// HandwashSensor
module HandwashSensor(
    input clk,
    input reset,
    input acceptLeftHandDistance,
    input [15:0] leftHandDistance,
    input acceptLeftHandGain,
    input [7:0] leftHandGain,
    input acceptRightHandDistance,
    input [15:0] rightHandDistance,
    input acceptRightHandGain,
    input [7:0] rightHandGain,
    output waterOn
);
For scale: roughly 1,600 cells after synthesis, roughly 80 flip-flops, roughly 0.011 mm2 of cells after synthesis.
clock: 5.41 ns
lec_check: 0
abc_area: 1
cap_margin: 0
core_aspect_ratio: 0.91
core_margin: 2
core_utilization: 72
cts_cluster_diameter: 54
cts_cluster_size: 93
max_routing_layer: met4
place_density: 0.42
setup_slack_margin: 0.45
slew_margin: 20
tns_end_percent: 75
run.sh (not shown) runs the stock make flow with config.mk's settings and CLKGATE_MAP_FILE=.
Rerun with:
Settings changed: CORE_ASPECT_RATIO 0.91 to default, CTS_CLUSTER_DIAMETER 54 to 400, CTS_CLUSTER_SIZE 93 to 96, MAX_ROUTING_LAYER met4 to default, PLACE_DENSITY 0.42 to default, SETUP_SLACK_MARGIN 0.45 to 0.64, TNS_END_PERCENT 75 to 10.
Clock period 5.41 ns to 4.24 ns, I/O delays scaled along.
=> Clock power climbs by 27%. Power climbs by 45%. Synthesized area stays the same. Utilization climbs by 9.3 points.
Rerun with:
Settings changed: ABC_AREA 1 to default, CAP_MARGIN 0 to 20, CORE_UTILIZATION 72 to 40, CTS_CLUSTER_DIAMETER 400 to default, CTS_CLUSTER_SIZE 96 to default, SETUP_SLACK_MARGIN 0.64 to default, TNS_END_PERCENT 10 to default.
Clock period 4.24 ns to 7.0 ns, I/O delays scaled along.
=> Global-route usage went down by 20 points; synthesized area went down by 7.3%; clock skew went up by 0.0051 ns; count of clock-buffer cells in the layout does not change; worst setup slack improves by 1.7 ns; routed wire length went down by 25%; die area went up by 65%; combinational power went down by 76%.
Rerun with:
Settings changed: CELL_PAD_IN_SITES_DETAIL_PLACEMENT from default to 1, CORE_ASPECT_RATIO from default to 1.6.
Global-route usage is higher by 2.7 points.
Power climbs by about 1.4%.
Cell count rises by 0.80%.

* * *

## run E
Starting RTL as in the previous note.
==> flow/config.mk <==
export PLATFORM = sky130hd
export DESIGN_NAME = HandwashSensor
export DESIGN_NICKNAME = HandwashSensor
export VERILOG_FILES = /design/flow/design.v
export SDC_FILE = /design/flow/constraint.sdc
export NUM_CORES = 4
export LEC_CHECK = 0
export ABC_AREA = 1
export CAP_MARGIN = 20
export CORE_MARGIN = 2
export CORE_UTILIZATION = 72
export CTS_CLUSTER_DIAMETER = 218
export CTS_CLUSTER_SIZE = 99
export PLACE_DENSITY = 0.86
export SLEW_MARGIN = 20
==> flow/constraint.sdc <==
create_clock -name core_clock -period 3.33 [get_ports {clk}]
set_input_delay 0.6660 -clock core_clock [delete_from_list [all_inputs] [get_ports {clk}]]
set_output_delay 0.6660 -clock core_clock [all_outputs]
set_load 0.01 [all_outputs]
No final results exist for run E, since it was stopped by error GRT-0116 during global routing.
Relative to run E, the following input files were edited for run Z:
- removing PLACE_DENSITY (formerly 0.86)
- removing CTS_CLUSTER_SIZE (formerly 99)
- removing ABC_AREA (formerly 1)
- removing CTS_CLUSTER_DIAMETER (formerly 218)
- changing CORE_UTILIZATION from 72 to 48
- changing the clock period (ns, I/O delays scaled along) from 3.33 to 5.18
Results
- Run Z completed; timing, DRC and antenna clean
- Compared with run E, run Z shows setup slack after placement higher by 1.28 ns.
- Summary: with run E as the reference, gate count after technology mapping in run Z moved down by more than a quarter.
- Diff run E -> run Z: chip area estimate from yosys synthesis shrank by 810 µm², total cell area at the placement stage has decreased, adder and majority gate portion of the synthesized area picked up an extra 3.0 points.

* * *

P:
HandwashSensor again, from the RTL that the note above started with.
## HandwashSensor
module HandwashSensor(
    input clk,
    input reset,
    input acceptLeftHandDistance,
    input [15:0] leftHandDistance,
    input acceptLeftHandGain,
    input [7:0] leftHandGain,
    input acceptRightHandDistance,
    input [15:0] rightHandDistance,
    input acceptRightHandGain,
    input [7:0] rightHandGain,
    output waterOn
);
==> flow/config.mk <==
export PLATFORM = sky130hd
export DESIGN_NAME = HandwashSensor
export DESIGN_NICKNAME = HandwashSensor
export VERILOG_FILES = /design/flow/design.v
export SDC_FILE = /design/flow/constraint.sdc
export NUM_CORES = 4
export LEC_CHECK = 0
export CAP_MARGIN = 20
export CORE_MARGIN = 2
export CORE_UTILIZATION = 72
export CTS_CLUSTER_DIAMETER = 98
export CTS_CLUSTER_SIZE = 21
export PLACE_DENSITY = 0.8
export SLEW_MARGIN = 20
==> flow/constraint.sdc <==
create_clock -name core_clock -period 4.4 [get_ports {clk}]
set_input_delay 0.8800 -clock core_clock [delete_from_list [all_inputs] [get_ports {clk}]]
set_output_delay 0.8800 -clock core_clock [all_outputs]
set_load 0.01 [all_outputs]
P finished every stage; the final checks, however, were not passed, the failures being max-capacitance violations, max-slew violations, negative setup slack.
The inputs of Q differ from those of P as listed below.
# P
export LEC_CHECK = 0
export CAP_MARGIN = 20
export CORE_MARGIN = 2
export CORE_UTILIZATION = 72
export CTS_CLUSTER_DIAMETER = 98
export CTS_CLUSTER_SIZE = 21
export PLACE_DENSITY = 0.8
export SLEW_MARGIN = 20
create_clock -name core_clock -period 4.4 [get_ports {clk}]
# Q
export LEC_CHECK = 0
export CAP_MARGIN = 20
export CORE_MARGIN = 2
export CORE_UTILIZATION = 64
export SLEW_MARGIN = 20
create_clock -name core_clock -period 4.11 [get_ports {clk}]
Findings:
The layout from Q, despite a flow that completed every stage, fails the layout checks, with the failing checks listed as negative setup slack. [Q vs P] critical path depth: higher in Q. Share of power burned in the clock network (Q over P): increase, 3.5 points. Via count (Q / P): 0.815. The routed wire length in P is 1.6 times that in Q. The reg2reg setup slack of Q is higher than that of P. Q vs P, total of max-cap violations went down by 1. The worst path setup slack after routing of Q is higher than that of P. Compared with P, in Q number of instances resized during post-cts repair moved down; power in combinational cells went down.
What R does differently from Q at the input level:
# Q
export LEC_CHECK = 0
export CAP_MARGIN = 20
export CORE_MARGIN = 2
export CORE_UTILIZATION = 64
export SLEW_MARGIN = 20
create_clock -name core_clock -period 4.11 [get_ports {clk}]
# R
export LEC_CHECK = 0
export CAP_MARGIN = 20
export CORE_MARGIN = 2
export CORE_UTILIZATION = 66
export CTS_CLUSTER_DIAMETER = 40
export SLEW_MARGIN = 20
create_clock -name core_clock -period 4.44 [get_ports {clk}]
- Although it ran to completion, R produced a layout that fails the final checks because of negative setup slack.
- From Q to R the numbers moved as follows: final critical path time including I/O delays and setup +0.018 ns; clock skew has decreased.
- Chip width: R vs Q down 1.5%
Input-level comparison between S and R:
# R
export LEC_CHECK = 0
export CAP_MARGIN = 20
export CORE_MARGIN = 2
export CORE_UTILIZATION = 66
export CTS_CLUSTER_DIAMETER = 40
export SLEW_MARGIN = 20
create_clock -name core_clock -period 4.44 [get_ports {clk}]
# S
export LEC_CHECK = 0
export CAP_MARGIN = 20
export CORE_MARGIN = 2
export CORE_UTILIZATION = 64
export PLACE_DENSITY = 0.43
export SLEW_MARGIN = 20
create_clock -name core_clock -period 6.03 [get_ports {clk}]
--- outcome ---
- S ended up with a lower area used by multi-input combinational logic than R did.
- S ended with every stage complete and zero timing, DRC or antenna violations.
- Core util | S vs R | S lower
- Summary of S over R: synthesized cell count stayed essentially flat, sequential cell count essentially unchanged, number of placed instances, taps included down 86, worst setup slack moved up, maximum frequency down 24 MHz.
The following lists how T was set up differently from S:
# S
export LEC_CHECK = 0
export CAP_MARGIN = 20
export CORE_MARGIN = 2
export CORE_UTILIZATION = 64
export PLACE_DENSITY = 0.43
export SLEW_MARGIN = 20
create_clock -name core_clock -period 6.03 [get_ports {clk}]
# T
export LEC_CHECK = 0
export CAP_MARGIN = 20
export CORE_ASPECT_RATIO = 0.5
export CORE_MARGIN = 2
export CORE_UTILIZATION = 59
export SLEW_MARGIN = 20
create_clock -name core_clock -period 7.0 [get_ports {clk}]
### Flow results
T and S all finish clean. Re starting utilization of the core area: T and S aren't equal, and the lower value belongs to T. On number of buffers on the longest clock path, T and S are basically level. Number of global-route vias before repair in T is 513 higher than in S. Slew at the pin with the worst max-slew slack down 0.023 ns in T wrt S. Multi-input combinational cell area: S vs T identical. T vs. S: non-clock buffer share of cell area about even, share of the final layout cell area in sequential cells has remained practically unchanged.

* * *

HandwashSensor again, from the RTL that the note above started with.
clock: 5.46 ns
lec_check: 0
cap_margin: 35
core_aspect_ratio: 1.95
core_margin: 2
core_utilization: 35
cts_cluster_diameter: 392
cts_cluster_size: 98
gpl_routability_driven: 0
gpl_timing_driven: 1
max_routing_layer: met5
place_density_lb_addon: 0.08
setup_slack_margin: -0.35
slew_margin: 0
tns_end_percent: 20
The starting point ran to the end with no violations.
Edit:
--- a/flow/config.mk
+++ b/flow/config.mk
@@ -8,7 +8,7 @@
 export CAP_MARGIN = 35
-export CORE_ASPECT_RATIO = 1.95
+export CORE_ASPECT_RATIO = 1.81
 export CORE_MARGIN = 2
-export CORE_UTILIZATION = 35
-export CTS_CLUSTER_DIAMETER = 392
-export CTS_CLUSTER_SIZE = 98
+export CORE_UTILIZATION = 57
+export CTS_CLUSTER_DIAMETER = 106
+export CTS_CLUSTER_SIZE = 78
 export GPL_ROUTABILITY_DRIVEN = 0
Routed wire length fell by 12%.
Count of clock-buffer cells in the layout does not change.
Worst setup slack gets worse by 0.049 ns.
Synthesized area does not change.
Cell area fell by 1.5%.
Sequential power is about the same.
Edit:
--- a/flow/config.mk
+++ b/flow/config.mk
@@ -7,2 +7,3 @@
 export LEC_CHECK = 0
+export ABC_AREA = 1
 export CAP_MARGIN = 35
@@ -17,3 +18,3 @@
 export PLACE_DENSITY_LB_ADDON = 0.08
-export SETUP_SLACK_MARGIN = -0.35
+export SETUP_SLACK_MARGIN = -0.04
 export SLEW_MARGIN = 0
What happened: Design area is higher by 5.0%; non-clock buffer count is lower by 11; global-route usage is higher by 4.9 points; via count is higher by 25%; critical path depth is lower by 1; clock skew is higher by 0.0099 ns.
Edit:
==> flow/config.mk (replaced) <==
export PLATFORM = sky130hd
export DESIGN_NAME = HandwashSensor
export DESIGN_NICKNAME = HandwashSensor
export VERILOG_FILES = /design/flow/design.v
export SDC_FILE = /design/flow/constraint.sdc
export NUM_CORES = 4
export LEC_CHECK = 0
export CAP_MARGIN = 35
export CORE_ASPECT_RATIO = 0.76
export CORE_MARGIN = 2
export CORE_UTILIZATION = 58
export CTS_CLUSTER_SIZE = 78
export GPL_ROUTABILITY_DRIVEN = 1
export GPL_TIMING_DRIVEN = 1
export MAX_ROUTING_LAYER = met5
export PLACE_DENSITY_LB_ADDON = 0.08
export SETUP_SLACK_MARGIN = -0.35
export SLEW_MARGIN = 30
export TNS_END_PERCENT = 20
==> flow/constraint.sdc (replaced) <==
create_clock -name core_clock -period 4.51 [get_ports {clk}]
set_input_delay 0.9020 -clock core_clock [delete_from_list [all_inputs] [get_ports {clk}]]
set_output_delay 0.9020 -clock core_clock [all_outputs]
set_load 0.01 [all_outputs]
=>
- With this change the flow finished but failed the layout checks on setup timing
- critical path depth increases by 1
- clock skew decreases by 0.014 ns
- synthesized cell count decreases by 28%

* * *

Starting RTL as in the previous note.
Settings: LEC_CHECK=0, CAP_MARGIN=20, CELL_PAD_IN_SITES_DETAIL_PLACEMENT=1, CORE_ASPECT_RATIO=1.17, CORE_MARGIN=10, CORE_UTILIZATION=35, CTS_CLUSTER_SIZE=78, GPL_ROUTABILITY_DRIVEN=0, GPL_TIMING_DRIVEN=0, MAX_ROUTING_LAYER=met4, PLACE_DENSITY_LB_ADDON=0.25, SLEW_MARGIN=20; clock period 7.0 ns.
The starting point passed the timing, DRC and antenna checks.
Then changed:
Settings changed: ABC_AREA from default to 1, CELL_PAD_IN_SITES_DETAIL_PLACEMENT 1 to default, CORE_ASPECT_RATIO 1.17 to 0.5, CORE_MARGIN 10 to 8, CORE_UTILIZATION 35 to 57, CTS_CLUSTER_SIZE 78 to default, GPL_ROUTABILITY_DRIVEN 0 to default, GPL_TIMING_DRIVEN 0 to default, MAX_ROUTING_LAYER met4 to default, PLACE_DENSITY_LB_ADDON 0.25 to default, SETUP_SLACK_MARGIN from default to 1.77, TNS_END_PERCENT from default to 15.
Effect: Global-route usage goes up by 7.1 points. Sequential power goes up by 10%. Synthesized cell count goes up by 38%. Power goes up by 12%. Sequential cell count does not change. Cell count goes up by 16%. Combinational power goes up by 58%. Die size goes down by 33%. Maximum frequency goes up by 20%. Cell area goes up by 3.2%.
Then changed:
Settings changed: ABC_AREA 1 to default, CAP_MARGIN 20 to 30, CELL_PAD_IN_SITES_DETAIL_PLACEMENT from default to 1, CORE_ASPECT_RATIO 0.5 to 1.17, CORE_MARGIN 8 to 10, CORE_UTILIZATION 57 to 40, CTS_CLUSTER_SIZE from default to 78, GPL_ROUTABILITY_DRIVEN from default to 0, MAX_ROUTING_LAYER from default to met4, PLACE_DENSITY_LB_ADDON from default to 0.25, SETUP_SLACK_MARGIN 1.77 to default, TNS_END_PERCENT 15 to default.
Final cell count went down by about 18%.
Via count went down by 17%.
Die size went up by 33%.
Design area went down by 4.9%.
Clock-buffer cell count is unchanged.
Clock skew is about the same.
Sequential power went down by 6.9%.
Flip-flop count does not change.
Setup slack degrades by 0.41 ns.
Critical path depth went up by 2.
Wire length stays flat.
Then changed:
Settings changed: ABC_AREA from default to 1, CAP_MARGIN 30 to 20, CORE_UTILIZATION 40 to 35, GPL_TIMING_DRIVEN from default to 0, PLACE_DENSITY_LB_ADDON 0.25 to 0.14, SLEW_MARGIN 20 to 5.
Result:
- The changed run passed the timing, DRC and antenna checks
- clock skew stays flat
- clock-buffer cell count is unchanged
- sequential power fell by a few percent
- utilization fell by 5.1 points

* * *

run A:
The RTL this note starts from:
==> flow/design.v <==
module HandwashSensor(
    input clk,
    input reset,
    input acceptLeftHandDistance,
    input [15:0] leftHandDistance,
    input acceptLeftHandGain,
    input [7:0] leftHandGain,
    input acceptRightHandDistance,
    input [15:0] rightHandDistance,
    input acceptRightHandGain,
    input [7:0] rightHandGain,
    output waterOn
);
reg [15:0] leftHandDistanceHeld;
 always@(posedge clk)  begin
     if(reset)
         leftHandDistanceHeld <= 0;
     else if(acceptLeftHandDistance)
         leftHandDistanceHeld <= leftHandDistance;
     else
         leftHandDistanceHeld <= leftHandDistanceHeld;
 end
reg [7:0] leftHandGainHeld;
 always@(posedge clk)  begin
     if(reset)
         leftHandGainHeld <= 0;
     else if(acceptLeftHandGain)
         leftHandGainHeld <= leftHandGain;
     else
         leftHandGainHeld <= leftHandGainHeld;
 end
reg [15:0] rightHandDistanceHeld;
 always@(posedge clk)  begin
     if(reset)
         rightHandDistanceHeld <= 0;
     else if(acceptRightHandDistance)
         rightHandDistanceHeld <= rightHandDistance;
     else
         rightHandDistanceHeld <= rightHandDistanceHeld;
 end
reg [7:0] rightHandGainHeld;
 always@(posedge clk)  begin
     if(reset)
         rightHandGainHeld <= 0;
     else if(acceptRightHandGain)
         rightHandGainHeld <= rightHandGain;
     else
         rightHandGainHeld <= rightHandGainHeld;
 end
wire [15:0] leftHand;
 wire [23:0] leftHandDistanceHeld_Mult_leftHandGainHeld;
 DSP48_AxB dsp_leftHandDistanceHeld_Mult_leftHandGainHeld(
     .CLK(clk),
     .A({ {9{1'b0}}, leftHandDistanceHeld}),
     .B({ {10{1'b0}}, leftHandGainHeld}),
     .P(leftHandDistanceHeld_Mult_leftHandGainHeld)
 );
 reg [16:0] leftHandDistanceHeld_Mult_leftHandGainHeld_ShiftR_7;
 always@(posedge clk) begin
     if(reset)
         leftHandDistanceHeld_Mult_leftHandGainHeld_ShiftR_7 <= 0;
     else
         leftHandDistanceHeld_Mult_leftHandGainHeld_ShiftR_7 <= leftHandDistanceHeld_Mult_leftHandGainHeld >> 7;
 end
 assign leftHand = leftHandDistanceHeld_Mult_leftHandGainHeld_ShiftR_7;
wire [15:0] rightHand;
 wire [23:0] rightHandDistanceHeld_Mult_rightHandGainHeld;
 DSP48_AxB dsp_rightHandDistanceHeld_Mult_rightHandGainHeld(
     .CLK(clk),
     .A({ {9{1'b0}}, rightHandDistanceHeld}),
     .B({ {10{1'b0}}, rightHandGainHeld}),
     .P(rightHandDistanceHeld_Mult_rightHandGainHeld)
 );
 reg [16:0] rightHandDistanceHeld_Mult_rightHandGainHeld_ShiftR_7;
 always@(posedge clk) begin
     if(reset)
         rightHandDistanceHeld_Mult_rightHandGainHeld_ShiftR_7 <= 0;
     else
         rightHandDistanceHeld_Mult_rightHandGainHeld_ShiftR_7 <= rightHandDistanceHeld_Mult_rightHandGainHeld >> 7;
 end
 assign rightHand = rightHandDistanceHeld_Mult_rightHandGainHeld_ShiftR_7;
parameter threshold = 1500;
assign waterOn = leftHand != 0 && rightHand != 0 && (leftHand < threshold || rightHand < threshold);
endmodule
module DSP48_AxB
   (CLK,
    A,
    B,
    P);
  input CLK;
  input [24:0]A;
  input [17:0]B;
  output [42:0]P;
assign P = A*B;
endmodule
make LEC_CHECK=0 CAP_MARGIN=20 CORE_ASPECT_RATIO=0.5 CORE_MARGIN=8 CORE_UTILIZATION=40 CTS_CLUSTER_DIAMETER=109 CTS_CLUSTER_SIZE=17 PLACE_DENSITY_LB_ADDON=0.0 SLEW_MARGIN=20 TNS_END_PERCENT=15 finish   # period 7.0 ns
The inputs of run B differ from those of run A as listed below.
Settings: a deleted PLACE_DENSITY_LB_ADDON that had been 0.0; a change of CTS_CLUSTER_DIAMETER from 109 to 224; an added ABC_AREA of 1; a change of CTS_CLUSTER_SIZE from 17 to 100.
==> comparison <==
In terms of clock skew, run B and run A differ only marginally. In run B the count of instantiated cells in the yosys netlist turned out about 40% higher than in run A. Run B ended with less layout overhead on the synthesized area than run A. Routed wire in run B totals more than in run A. Between run A and run B, ratio of final minimum period to clock period decreased. Run B ends up with higher part of the power in combinational logic than run A does.
The inputs of run C differ from those of run B as listed below.
Settings: a deleted CTS_CLUSTER_SIZE that had been 100; a deleted TNS_END_PERCENT that had been 15; an added HOLD_SLACK_MARGIN of 0.29; a deleted CTS_CLUSTER_DIAMETER that had been 224; a deleted ABC_AREA that had been 1; a deleted CORE_ASPECT_RATIO that had been 0.5; an added PLACE_DENSITY of 0.53; a change of CORE_MARGIN from 8 to 10.
Notes after the runs:
Final cell count for run C: about 22% down relative to run B
The flow did not stop early for run C: all stages ran, and the layout cleared the timing, DRC and antenna checks.
Min count of clock-buffer cells in the layout across run C and run B: run B
Compared with run B, run C improves summed area of non-filler cells in the final layout.
Summary of run C over run B: synthesized cell count down about 28%; hold slack now sits lower; critical path depth now larger; clock group total power rose by 19%; basic-gate share of the synthesized area counting and, or, nand and nor cells went down by 0.76 points.
Here is what was changed in the inputs of run D compared with run C.
Settings: swapping 20 for 40 in CAP_MARGIN; putting MIN_ROUTING_LAYER at met2 where nothing was set; putting GPL_ROUTABILITY_DRIVEN at 0 where nothing was set; putting CORE_ASPECT_RATIO at 1.85 where nothing was set; putting SETUP_SLACK_MARGIN at 1.5 where nothing was set.
==> comparison <==
The design internal power of run D falls short of that of run C by 9.7%. Going from run C to run D, wire length of the first global-routing pass now sits higher; share of power burned in combinational logic rose by 2.2 points; via count now sits higher. Run D ends up with lower met1 wire length than run C does. Compared run D vs run C, and number of well taps is down in run D. Run D ended with less die outline width than run C. Sequential share of layout area across run C and run D: no real change. Run C -> run D: mean number of vias per cell increased by more than a quarter.
Power is estimated from default activity; no workload was simulated.
